Design cpu, start of the top module:
module cpu(input clk, reset, input [15:0] i_mem_rddata, output logic o_mem_rd, o_mem_wr, output logic [15:0] o_mem_addr, o_mem_wrdata);
	logic ld_pc, pc_inc, ldpc7, Ain, Gin, AddSub, ldnz, ld_ir, ld_addr, ld_data, done;
	logic Gout, pcout, out8, s8out, s11out, wr, n, z;
	logic [15:0] buswire, wA, wG, wPC, wr0, wr1, wr2, wr3, wr4, wr5, wr6, wr7, sext_imm8, sext_imm11, IR, addr, data, sum;
	logic [7:0] Xreg, Yreg, Rin, Rout;
	logic [12:0] Sel;
	logic [7:0] imm8;
	logic [10:0] imm11;
	logic [4:0] inst;
	enum int unsigned
	{
		INIT,
		T0,
		T1,
		T2,
		T3,
		T4,
		T5,
		T6
	} state, nextstate;
	always @(posedge clk)
		if (reset)
			state <= INIT;
		else
			state <= nextstate;	
	always @(state, done)
	begin
		case (state)
			INIT:
				nextstate = T0;
			T0:  
				nextstate = T1;
			T1: begin
 				if (done) nextstate = T0;
 				else nextstate = T2;
 			end
			T2: 
 			begin
 				if (done) nextstate = T0;
				else nextstate = T3;
			end
	 		T3:  
	 		begin
				if (done) nextstate = T0;
 				else nextstate = T4;
  ...
Settings: LEC_CHECK=0, ABC_AREA=1, CAP_MARGIN=20, CELL_PAD_IN_SITES_DETAIL_PLACEMENT=0, CORE_MARGIN=2, CORE_UTILIZATION=66, CTS_CLUSTER_SIZE=19, HOLD_SLACK_MARGIN=0.12, MAX_ROUTING_LAYER=met4, PLACE_DENSITY_LB_ADDON=0.22, SETUP_SLACK_MARGIN=-0.2, SLEW_MARGIN=20, TNS_END_PERCENT=90; clock period 2.12 ns.
run.sh (not shown) runs the stock make flow with config.mk's settings and CLKGATE_MAP_FILE=.
The starting point died in 4_1_cts.
==> next run, changes <==
CELL_PAD_IN_SITES_DETAIL_PLACEMENT = not set   (was 0)
CORE_UTILIZATION = 64   (was 66)
CTS_CLUSTER_DIAMETER = 251   (was not set)
CTS_CLUSTER_SIZE = not set   (was 19)
HOLD_SLACK_MARGIN = not set   (was 0.12)
MAX_ROUTING_LAYER = not set   (was met4)
PLACE_DENSITY_LB_ADDON = not set   (was 0.22)
SETUP_SLACK_MARGIN = -0.51   (was -0.2)
TNS_END_PERCENT = not set   (was 90)
clock period = 5.63 ns   (was 2.12 ns; I/O delays follow)
After rerunning: Now the flow ran to the end with violations: setup timing; synthesized cell count does not change; area after synthesis does not change; die area came out higher by a few percent.

========
Starting RTL as in the previous note.
export LEC_CHECK = 0
export ABC_AREA = 1
export CAP_MARGIN = 20
export CELL_PAD_IN_SITES_GLOBAL_PLACEMENT = 3
export CORE_ASPECT_RATIO = 0.67
export CORE_MARGIN = 7
export CORE_UTILIZATION = 25
export CTS_CLUSTER_SIZE = 66
export HOLD_SLACK_MARGIN = 0.12
export PLACE_DENSITY_LB_ADDON = 0.09
export SLEW_MARGIN = 40
export TNS_END_PERCENT = 75
create_clock -name core_clock -period 11.0 [get_ports {clk}]
==> next run, changes <==
ABC_AREA = unset   (was 1)
CELL_PAD_IN_SITES_GLOBAL_PLACEMENT = unset   (was 3)
CORE_ASPECT_RATIO = unset   (was 0.67)
CORE_MARGIN = 2   (was 7)
CORE_UTILIZATION = 40   (was 25)
CTS_CLUSTER_SIZE = unset   (was 66)
HOLD_SLACK_MARGIN = unset   (was 0.12)
PLACE_DENSITY_LB_ADDON = unset   (was 0.09)
SLEW_MARGIN = 20   (was 40)
TNS_END_PERCENT = unset   (was 75)
clock period = 7.35 ns   (was 11.0 ns; I/O delays follow)
After rerunning: The new run completed with no timing, DRC or antenna violations. Area after synthesis fell by 0.45%. Routed wire length goes down by 20%. Clock skew is lower by 0.0040 ns. Worst setup slack is worse by 2.3 ns. Final area drops by 1.0%. Non-clock buffer count is higher by 62. Core utilization went up by 17 points.
==> next run, changes <==
ABC_AREA = 0   (was unset)
CORE_UTILIZATION = 72   (was 40)
CTS_CLUSTER_DIAMETER = 310   (was unset)
CTS_CLUSTER_SIZE = 99   (was unset)
PLACE_DENSITY = 0.42   (was unset)
SETUP_SLACK_MARGIN = 0.74   (was unset)
TNS_END_PERCENT = 10   (was unset)
clock period = 3.11 ns   (was 7.35 ns; I/O delays follow)
What happened: The new run died in 3_5_place_dp with DPL-0033; area after synthesis stays the same; die size went down by 44%; synthesized cell count does not change.
==> next run, changes <==
ABC_AREA = unset   (was 0)
CTS_CLUSTER_DIAMETER = unset   (was 310)
CTS_CLUSTER_SIZE = unset   (was 99)
PLACE_DENSITY = unset   (was 0.42)
SETUP_SLACK_MARGIN = -0.18   (was 0.74)
TNS_END_PERCENT = unset   (was 10)
clock period = 6.61 ns   (was 3.11 ns; I/O delays follow)
After rerunning: The new run finished but fails on setup timing. Area after synthesis stays the same. Synthesized cell count stays the same. Die area is unchanged.

========
cpu again, from the RTL that the note above started with.
make LEC_CHECK=0 ABC_AREA=1 CAP_MARGIN=20 CELL_PAD_IN_SITES_GLOBAL_PLACEMENT=3 CORE_ASPECT_RATIO=0.67 CORE_MARGIN=7 CORE_UTILIZATION=25 CTS_CLUSTER_SIZE=66 HOLD_SLACK_MARGIN=0.12 MIN_ROUTING_LAYER=met2 PLACE_DENSITY_LB_ADDON=0.09 SETUP_SLACK_MARGIN=3.09 SLEW_MARGIN=40 TNS_END_PERCENT=75 finish   # period 11.0 ns
Edit:
- ABC_AREA: 1 -> default
- CELL_PAD_IN_SITES_GLOBAL_PLACEMENT: 3 -> default
- CORE_ASPECT_RATIO: 0.67 -> default
- CORE_MARGIN: 7 -> 2
- CORE_UTILIZATION: 25 -> 40
- CTS_CLUSTER_SIZE: 66 -> default
- HOLD_SLACK_MARGIN: 0.12 -> default
- MIN_ROUTING_LAYER: met2 -> default
- PLACE_DENSITY_LB_ADDON: 0.09 -> default
- SETUP_SLACK_MARGIN: 3.09 -> default
- SLEW_MARGIN: 40 -> 20
- TNS_END_PERCENT: 75 -> default
- clock period: 11.0 -> 7.5 ns (I/O delays scaled with it)
What happened: Global-route usage goes down by 5.1 points; cell area decreases by 3.3%; area after synthesis came out lower by about 0.45%; final cell count decreases by 23%; setup slack degrades by 3100 ps; critical path depth drops by 15; sequential power goes up by 47%; first-iteration DRC count goes down by about 50%; die size decreases by 42%; total power rose by about 40%; worst hold slack gets worse by 12 ps.
Edit:
- CELL_PAD_IN_SITES_DETAIL_PLACEMENT: default -> 2
- CORE_UTILIZATION: 40 -> 70
- PLACE_DENSITY: default -> 0.63
- SETUP_SLACK_MARGIN: default -> 0.49
- With this change the flow ended with an error in detailed placement (3_5_place_dp), error DPL-0033
- die size falls by 42%
- area after synthesis is unchanged
- synthesized cell count stays the same
Edit:
- CELL_PAD_IN_SITES_DETAIL_PLACEMENT: 2 -> default
- CORE_UTILIZATION: 70 -> 55
- PLACE_DENSITY: 0.63 -> default
- SETUP_SLACK_MARGIN: 0.49 -> 1.3
- clock period: 7.5 -> 4.97 ns (I/O delays scaled with it)
=> This time the run aborted during global routing (5_1_grt); die area came out higher by 27%; synthesized area is unchanged; synthesized cell count stays the same.
Edit:
- ABC_AREA: default -> 0
- CORE_UTILIZATION: 55 -> 65
- CTS_CLUSTER_DIAMETER: default -> 251
- SETUP_SLACK_MARGIN: 1.3 -> -0.51
- TNS_END_PERCENT: default -> 70
- clock period: 4.97 -> 5.63 ns (I/O delays scaled with it)
Now the flow finished but failed the layout checks on negative setup slack; synthesized area does not change; die area goes down by about a fifth; synthesized cell count is unchanged.

========
cpu again, from the RTL that the note above started with.
clock: 4.97 ns
lec_check: 0
cap_margin: 20
core_margin: 2
core_utilization: 64
setup_slack_margin: -0.49
slew_margin: 20
The first run failed in 5_1_grt with DPL-0038.
Rerun with:
Settings changed: SETUP_SLACK_MARGIN -0.49 to 1.33.
=>
- The new run never finished: it broke off in 5_1_grt
- synthesized cell count stays the same
- area after synthesis is unchanged
- die size is unchanged
Rerun with:
Settings changed: CORE_UTILIZATION 64 to 20, SETUP_SLACK_MARGIN 1.33 to default.
Clock period 4.97 ns to 8.57 ns, I/O delays scaled along.
The changed run produced a clean layout.
Synthesized area does not change.
Synthesized cell count stays the same.
Die size rose to 3.1 times its value.
Rerun with:
Settings changed: ABC_AREA from default to 1, CORE_ASPECT_RATIO from default to 0.67, CORE_UTILIZATION 20 to 40, CTS_CLUSTER_SIZE from default to 46, HOLD_SLACK_MARGIN from default to 0.12.
Clock period 8.57 ns to 11.0 ns, I/O delays scaled along.
Worst setup slack gains 2.2 ns.
Sequential share of layout area came out higher by 1.2 points.
Clock power drops by 26%.
Non-clock buffer count goes down by 25.
Final area falls by 4.2%.
Register-to-register slack gets better by 2.2 ns.
Total power falls by 22%.
Routed wire length increases by 3.2%.
Clock-buffer cell count decreases by 6.
Sequential power went down by 22%.

========
cpu again, from the RTL that the note above started with.
Settings: LEC_CHECK=0, ABC_AREA=1, CAP_MARGIN=20, CORE_MARGIN=2, CORE_UTILIZATION=72, CTS_CLUSTER_DIAMETER=310, CTS_CLUSTER_SIZE=99, PLACE_DENSITY=0.42, SETUP_SLACK_MARGIN=0.23, SLEW_MARGIN=20, TNS_END_PERCENT=10; clock period 3.13 ns.
The baseline did not get past clock tree synthesis on DPL-0038.
Then changed:
Settings changed: CTS_CLUSTER_DIAMETER 310 to 209, CTS_CLUSTER_SIZE 99 to 79, PLACE_DENSITY 0.42 to not set, PLACE_DENSITY_LB_ADDON set to 0.01, SETUP_SLACK_MARGIN 0.23 to 1.65, TNS_END_PERCENT 10 to not set.
Clock period 3.13 ns to 5.69 ns, I/O delays scaled along.
Outcome: The new run ended with an error in global routing with DPL-0038. Die area does not change. Synthesized cell count is unchanged. Synthesized area is unchanged.

========
cpu again, from the RTL that the note above started with.
Settings: LEC_CHECK=0, ABC_AREA=1, CAP_MARGIN=0, CELL_PAD_IN_SITES_DETAIL_PLACEMENT=0, CORE_MARGIN=2, CORE_UTILIZATION=71, CTS_CLUSTER_DIAMETER=29, CTS_CLUSTER_SIZE=19, HOLD_SLACK_MARGIN=-0.08, PLACE_DENSITY_LB_ADDON=0.26, SETUP_SLACK_MARGIN=0.97, SLEW_MARGIN=20, TNS_END_PERCENT=90; clock period 6.93 ns.
The starting point aborted during global routing (5_1_grt).
==> next run, changes <==
==> flow/config.mk (replaced) <==
export PLATFORM = sky130hd
export DESIGN_NAME = cpu
export DESIGN_NICKNAME = cpu
export VERILOG_FILES = /design/flow/design.v
export SDC_FILE = /design/flow/constraint.sdc
export NUM_CORES = 4
export LEC_CHECK = 0
export CAP_MARGIN = 20
export CORE_MARGIN = 2
export CORE_UTILIZATION = 18
export PLACE_DENSITY = 0.63
export SETUP_SLACK_MARGIN = 0.49
export SLEW_MARGIN = 20
==> flow/constraint.sdc (replaced) <==
create_clock -name core_clock -period 7.5 [get_ports {clk}]
set_input_delay 1.5000 -clock core_clock [delete_from_list [all_inputs] [get_ports {clk}]]
set_output_delay 1.5000 -clock core_clock [all_outputs]
set_load 0.01 [all_outputs]
With this change the flow completed with no timing, DRC or antenna violations.
Synthesized cell count came out lower by 16%.
Die area came out higher to 3.8 times its value.
Area after synthesis came out lower by 0.45%.

========
Setup of run 1:
Starting RTL as in the previous note.
Settings: LEC_CHECK=0, ABC_AREA=1, CAP_MARGIN=20, CELL_PAD_IN_SITES_DETAIL_PLACEMENT=0, CELL_PAD_IN_SITES_GLOBAL_PLACEMENT=3, CORE_MARGIN=2, CORE_UTILIZATION=57, CTS_CLUSTER_DIAMETER=69, GPL_ROUTABILITY_DRIVEN=1, GPL_TIMING_DRIVEN=0, HOLD_SLACK_MARGIN=0.01, MAX_ROUTING_LAYER=met5, MIN_ROUTING_LAYER=met2, PLACE_DENSITY_LB_ADDON=0.01, SETUP_SLACK_MARGIN=-0.2, SLEW_MARGIN=20; clock period 6.82 ns.
The flow ended early for run 1: it failed with a tool error in global placement without I/O.
Edits applied to the flow inputs when going from run 1 to run 2:
# run 1
export LEC_CHECK = 0
export ABC_AREA = 1
export CAP_MARGIN = 20
export CELL_PAD_IN_SITES_DETAIL_PLACEMENT = 0
export CELL_PAD_IN_SITES_GLOBAL_PLACEMENT = 3
export CORE_MARGIN = 2
export CORE_UTILIZATION = 57
export CTS_CLUSTER_DIAMETER = 69
export GPL_ROUTABILITY_DRIVEN = 1
export GPL_TIMING_DRIVEN = 0
export HOLD_SLACK_MARGIN = 0.01
export MAX_ROUTING_LAYER = met5
export MIN_ROUTING_LAYER = met2
export PLACE_DENSITY_LB_ADDON = 0.01
export SETUP_SLACK_MARGIN = -0.2
export SLEW_MARGIN = 20
create_clock -name core_clock -period 6.82 [get_ports {clk}]
# run 2
export LEC_CHECK = 0
export ABC_AREA = 1
export CAP_MARGIN = 20
export CELL_PAD_IN_SITES_DETAIL_PLACEMENT = 0
export CORE_MARGIN = 2
export CORE_UTILIZATION = 58
export CTS_CLUSTER_DIAMETER = 29
export CTS_CLUSTER_SIZE = 19
export PLACE_DENSITY_LB_ADDON = 0.14
export SETUP_SLACK_MARGIN = 0.16
export SLEW_MARGIN = 20
export TNS_END_PERCENT = 90
create_clock -name core_clock -period 6.53 [get_ports {clk}]
Notes after the runs:
As far as cell area after synthesis goes, run 2 and run 1 are indistinguishable; the numbers are identical.
Run 2 closes out successfully: all stages finished, all timing, DRC and antenna checks passed.
Taking run 1 as the reference, in run 2 die size lower, AND-OR/OR-AND share of the synthesized area roughly the same.
Run 2 against run 1; vertical die dimension is down slightly.
Summary of run 2 over run 1: floorplan core density rose by 1.5 points; area share of xor/xnor cells in the synthesized design roughly the same; number of rows created at floorplan down 1.5%.
Here is what was changed in the inputs of run 3 compared with run 2.
# run 2
export LEC_CHECK = 0
export ABC_AREA = 1
export CAP_MARGIN = 20
export CELL_PAD_IN_SITES_DETAIL_PLACEMENT = 0
export CORE_MARGIN = 2
export CORE_UTILIZATION = 58
export CTS_CLUSTER_DIAMETER = 29
export CTS_CLUSTER_SIZE = 19
export PLACE_DENSITY_LB_ADDON = 0.14
export SETUP_SLACK_MARGIN = 0.16
export SLEW_MARGIN = 20
export TNS_END_PERCENT = 90
create_clock -name core_clock -period 6.53 [get_ports {clk}]
# run 3
export LEC_CHECK = 0
export ABC_AREA = 1
export CAP_MARGIN = 0
export CELL_PAD_IN_SITES_DETAIL_PLACEMENT = 0
export CORE_MARGIN = 2
export CORE_UTILIZATION = 71
export CTS_CLUSTER_DIAMETER = 236
export CTS_CLUSTER_SIZE = 19
export HOLD_SLACK_MARGIN = -0.08
export PLACE_DENSITY_LB_ADDON = 0.3
export SETUP_SLACK_MARGIN = -0.29
export SLEW_MARGIN = 20
export TNS_END_PERCENT = 90
create_clock -name core_clock -period 5.53 [get_ports {clk}]
[summary]
- What ended run 3 was a tool error in global routing; the run never finished.
- From run 2 to run 3 the numbers moved as follows: height of the die went down 17 um; final weighted congestion of routability-driven global placement increased by 0.083 relative to the old numbers.
- Per the comparison of run 3 with run 2, instance count of the mapped netlist saw little to no change, share of synthesized cell area in and, or, nand and nor gates saw little to no change, number of setup buffers added after CTS saw an increase.
- Summary — level count of the clock H-tree, run 3 relative to run 2: lower, by 2.
- Die size: run 3 is under run 2
- Looking at count of standard-cell rows, run 3 sits about 9% lower than run 2 does.
For run 4, these inputs were changed with respect to run 3:
# run 3
export LEC_CHECK = 0
export ABC_AREA = 1
export CAP_MARGIN = 0
export CELL_PAD_IN_SITES_DETAIL_PLACEMENT = 0
export CORE_MARGIN = 2
export CORE_UTILIZATION = 71
export CTS_CLUSTER_DIAMETER = 236
export CTS_CLUSTER_SIZE = 19
export HOLD_SLACK_MARGIN = -0.08
export PLACE_DENSITY_LB_ADDON = 0.3
export SETUP_SLACK_MARGIN = -0.29
export SLEW_MARGIN = 20
export TNS_END_PERCENT = 90
create_clock -name core_clock -period 5.53 [get_ports {clk}]
# run 4
export LEC_CHECK = 0
export ABC_AREA = 1
export CAP_MARGIN = 20
export CELL_PAD_IN_SITES_DETAIL_PLACEMENT = 0
export CORE_MARGIN = 2
export CORE_UTILIZATION = 71
export CTS_CLUSTER_DIAMETER = 236
export CTS_CLUSTER_SIZE = 19
export HOLD_SLACK_MARGIN = -0.08
export PLACE_DENSITY_LB_ADDON = 0.3
export SETUP_SLACK_MARGIN = 0.8
export SLEW_MARGIN = 20
export TNS_END_PERCENT = 90
create_clock -name core_clock -period 7.54 [get_ports {clk}]
### Flow results
Of run 3 and run 4, only run 3 never reached the final stage. For run 3, the flow was terminated by a tool error in global routing and produced no final design. Run 4 -> run 3: parity-gate share of the synthesized area counting xor and xnor cells delta 0, exact match. For number of register bits inferred by synthesis, run 3 and run 4 come out practically identical. Run 3 -> run 4: number of clock sinks seen by CTS delta 0, exact match. Reported for run 3 and run 4, worst-case clock buffer depth turned out identical to the last digit. Re distinct cell type count of the synthesized netlist: no difference whatsoever between run 3 and run 4. Of run 3 and run 4, run 4 shows the lower total placed cells including tap cells, with run 3 above it. Comparing run 3 against run 4, there is no change at all in post-synth tally of flip-flops with integrated enable. Any difference in die size between run 4 and run 3 is small enough to ignore. Count of cells resized by post-cts repair in run 4 vs run 3: down 177. On global placer's final weighted congestion, the lower figure sits with run 4, not run 3.
Power is estimated from default activity; no workload was simulated.
